// alu_top
module alu_top (
    input             clk,
    input      [7:0]  a_in,
    input      [7:0]  b_in,
    input      [3:0]  command_in,
    input             oe,
    output reg [15:0] d_out
);
    reg [7:0] a_q, b_q;
    reg [3:0] cmd_q;
    reg       oe_q;
    wire [15:0] alu_out;
    always @(posedge clk) begin
        a_q   <= a_in;
        b_q   <= b_in;
        cmd_q <= command_in;
        oe_q  <= oe;
        d_out <= alu_out;
    end
    alu u_alu (.a_in(a_q), .b_in(b_q), .command_in(cmd_q), .oe(oe_q), .d_out(alu_out));
endmodule
clock: 24.0 ns
lec_check: 0
abc_area: 1
cap_margin: 0
core_margin: 2
core_utilization: 70
cts_cluster_diameter: 102
cts_cluster_size: 11
setup_slack_margin: 0.1
slew_margin: 20
run.sh (not shown) runs the stock make flow with config.mk's settings and CLKGATE_MAP_FILE=.
The baseline finished with setup timing left.
Change:
--- a/flow/config.mk
+++ b/flow/config.mk
@@ -8,2 +8 @@
-export ABC_AREA = 1
-export CAP_MARGIN = 0
+export CAP_MARGIN = 5
@@ -12,3 +11 @@
-export CTS_CLUSTER_DIAMETER = 102
-export CTS_CLUSTER_SIZE = 11
-export SETUP_SLACK_MARGIN = 0.1
+export SETUP_SLACK_MARGIN = 0.51
==> flow/constraint.sdc (replaced) <==
create_clock -name core_clock -period 9.45 [get_ports {clk}]
set_input_delay 1.8900 -clock core_clock [delete_from_list [all_inputs] [get_ports {clk}]]
set_output_delay 1.8900 -clock core_clock [all_outputs]
set_load 0.01 [all_outputs]
With this change the flow failed in clock tree synthesis (4_1_cts).
Synthesized cell count fell by about a fifth.
Die area fell by a few percent.
Area after synthesis fell by a few percent.
Change:
--- a/flow/config.mk
+++ b/flow/config.mk
@@ -8 +8 @@
-export CAP_MARGIN = 5
+export CAP_MARGIN = 40
@@ -11 +11 @@
-export SETUP_SLACK_MARGIN = 0.51
+export HOLD_SLACK_MARGIN = 0.29
==> flow/constraint.sdc (replaced) <==
create_clock -name core_clock -period 22.2 [get_ports {clk}]
set_input_delay 4.4400 -clock core_clock [delete_from_list [all_inputs] [get_ports {clk}]]
set_output_delay 4.4400 -clock core_clock [all_outputs]
set_load 0.01 [all_outputs]
After rerunning: The changed run died in global routing (5_1_grt). Area after synthesis stays the same. Die area stays the same. Synthesized cell count stays the same.
Change:
--- a/flow/config.mk
+++ b/flow/config.mk
@@ -11,0 +12 @@
+export SETUP_SLACK_MARGIN = 0.15
==> flow/constraint.sdc (replaced) <==
create_clock -name core_clock -period 22.4 [get_ports {clk}]
set_input_delay 4.4800 -clock core_clock [delete_from_list [all_inputs] [get_ports {clk}]]
set_output_delay 4.4800 -clock core_clock [all_outputs]
set_load 0.01 [all_outputs]
The changed run ended with an error in global routing (5_1_grt); die area stays the same; synthesized area stays the same; synthesized cell count stays the same.
Change:
--- a/flow/config.mk
+++ b/flow/config.mk
@@ -8 +8 @@
-export CAP_MARGIN = 40
+export CAP_MARGIN = 20
@@ -10,3 +10 @@
-export CORE_UTILIZATION = 70
-export HOLD_SLACK_MARGIN = 0.29
-export SETUP_SLACK_MARGIN = 0.15
+export CORE_UTILIZATION = 40
==> flow/constraint.sdc (replaced) <==
create_clock -name core_clock -period 23.5 [get_ports {clk}]
set_input_delay 4.7000 -clock core_clock [delete_from_list [all_inputs] [get_ports {clk}]]
set_output_delay 4.7000 -clock core_clock [all_outputs]
set_load 0.01 [all_outputs]
After rerunning: With this change the flow completed with no timing, DRC or antenna violations. Synthesized area is unchanged. Synthesized cell count stays the same. Die size goes up by well over a third.


== exp/raven ==
Starting RTL as in the previous note.
Settings: LEC_CHECK=0, ABC_AREA=0, CAP_MARGIN=15, CORE_ASPECT_RATIO=0.87, CORE_MARGIN=2, CORE_UTILIZATION=45, CTS_CLUSTER_DIAMETER=393, GPL_TIMING_DRIVEN=0, SETUP_SLACK_MARGIN=2.69, SLEW_MARGIN=40; clock period 16.9 ns.
In exp/raven the implementation ran to completion but is not tape-out ready, as the final checks report setup timing.
Input-level comparison between exp/cedar and exp/raven:
Settings: swapping 40 for 20 in SLEW_MARGIN; swapping 45 for 40 in CORE_UTILIZATION; clearing CTS_CLUSTER_DIAMETER, which used to be 393; clearing GPL_TIMING_DRIVEN, which used to be 0; clearing CORE_ASPECT_RATIO, which used to be 0.87; clearing SETUP_SLACK_MARGIN, which used to be 2.69; swapping 15 for 20 in CAP_MARGIN; clearing ABC_AREA, which used to be 0; swapping 16.9 for 24.0 in the clock period (ns, I/O delays scaled along).
==> results <==
- Layout overhead on the synthesized area in exp/cedar is 17 points lower than in exp/raven
- Compared with exp/raven, in exp/cedar violation tally from detailed-route iteration zero saw an increase, total placed instance area saw a decrease, achievable frequency saw an increase, design area saw a decrease.
- exp/raven was routed with more vias than exp/cedar.
- Looking at sum of buffers and inverters on the critical path, exp/cedar sits below exp/raven.
- When exp/cedar is measured against exp/raven, its quantity of gates resized following cts turns out 71 lower.
- exp/cedar ended with every stage complete and zero timing, DRC or antenna violations.
- Comparing number of placed instances with taps included for exp/raven and exp/cedar, the smaller number came from exp/raven.
[inputs] exp/umber vs exp/cedar
Settings: an added CELL_PAD_IN_SITES_GLOBAL_PLACEMENT of 3; an added PLACE_DENSITY of 0.66; an added CORE_ASPECT_RATIO of 1.48; a change of SLEW_MARGIN from 20 to 15; a change of CORE_MARGIN from 2 to 4; an added ABC_AREA of 1; a change of CORE_UTILIZATION from 40 to 72.
[summary]
- Stage in which a tool error killed exp/umber: global placement without I/O.
- exp/umber: compound-gate portion of the synthesized area is 8.6 points lower than what exp/cedar reported.
- Against exp/cedar, exp/umber comes in 5.1 points lower on mux cell area share after synthesis.
- Measured against each other, exp/cedar and exp/umber differ in chip area, the lower figure coming from exp/umber.
- As of exp/umber, area figure in the yosys stat output had risen by a few percent compared to exp/cedar.
- exp/umber vs. exp/cedar: share of the yosys chip area belonging to registers lost 0.18 points; number of cells in Yosys stat picked up an extra about 22%.
## Diff of input files: exp/delta against exp/umber
Settings: changing CORE_UTILIZATION from 72 to 18; removing PLACE_DENSITY (formerly 0.66); changing CAP_MARGIN from 20 to 25; setting SETUP_SLACK_MARGIN to 1.54 for the first time; removing CORE_ASPECT_RATIO (formerly 1.48); removing CELL_PAD_IN_SITES_GLOBAL_PLACEMENT (formerly 3); setting CTS_CLUSTER_DIAMETER to 338 for the first time; changing SLEW_MARGIN from 15 to 20; changing CORE_MARGIN from 4 to 2.
==> results <==
exp/delta finished end to end and its layout was clean on timing, DRC and antenna.
Sequential fraction of the synthesis area came out exactly the same in exp/delta and exp/umber.
Reported for exp/delta and exp/umber, chip area from the yosys synthesis statistics turned out identical to the last digit.
Comparing exp/umber against exp/delta, there is no change at all in tally of unique sky130hd cells used after synthesis.
The row count in exp/delta was higher than what exp/umber gave.
Diff exp/delta..exp/umber | post-synthesis instance area | negligible
In exp/delta relative to exp/umber, width of the die had gone up by more than 100%.
The run showing the greater die size is exp/delta.
Compared with exp/umber, exp/delta shows a core footprint that is 310% higher.
Initial cell density of the core: lower on exp/delta
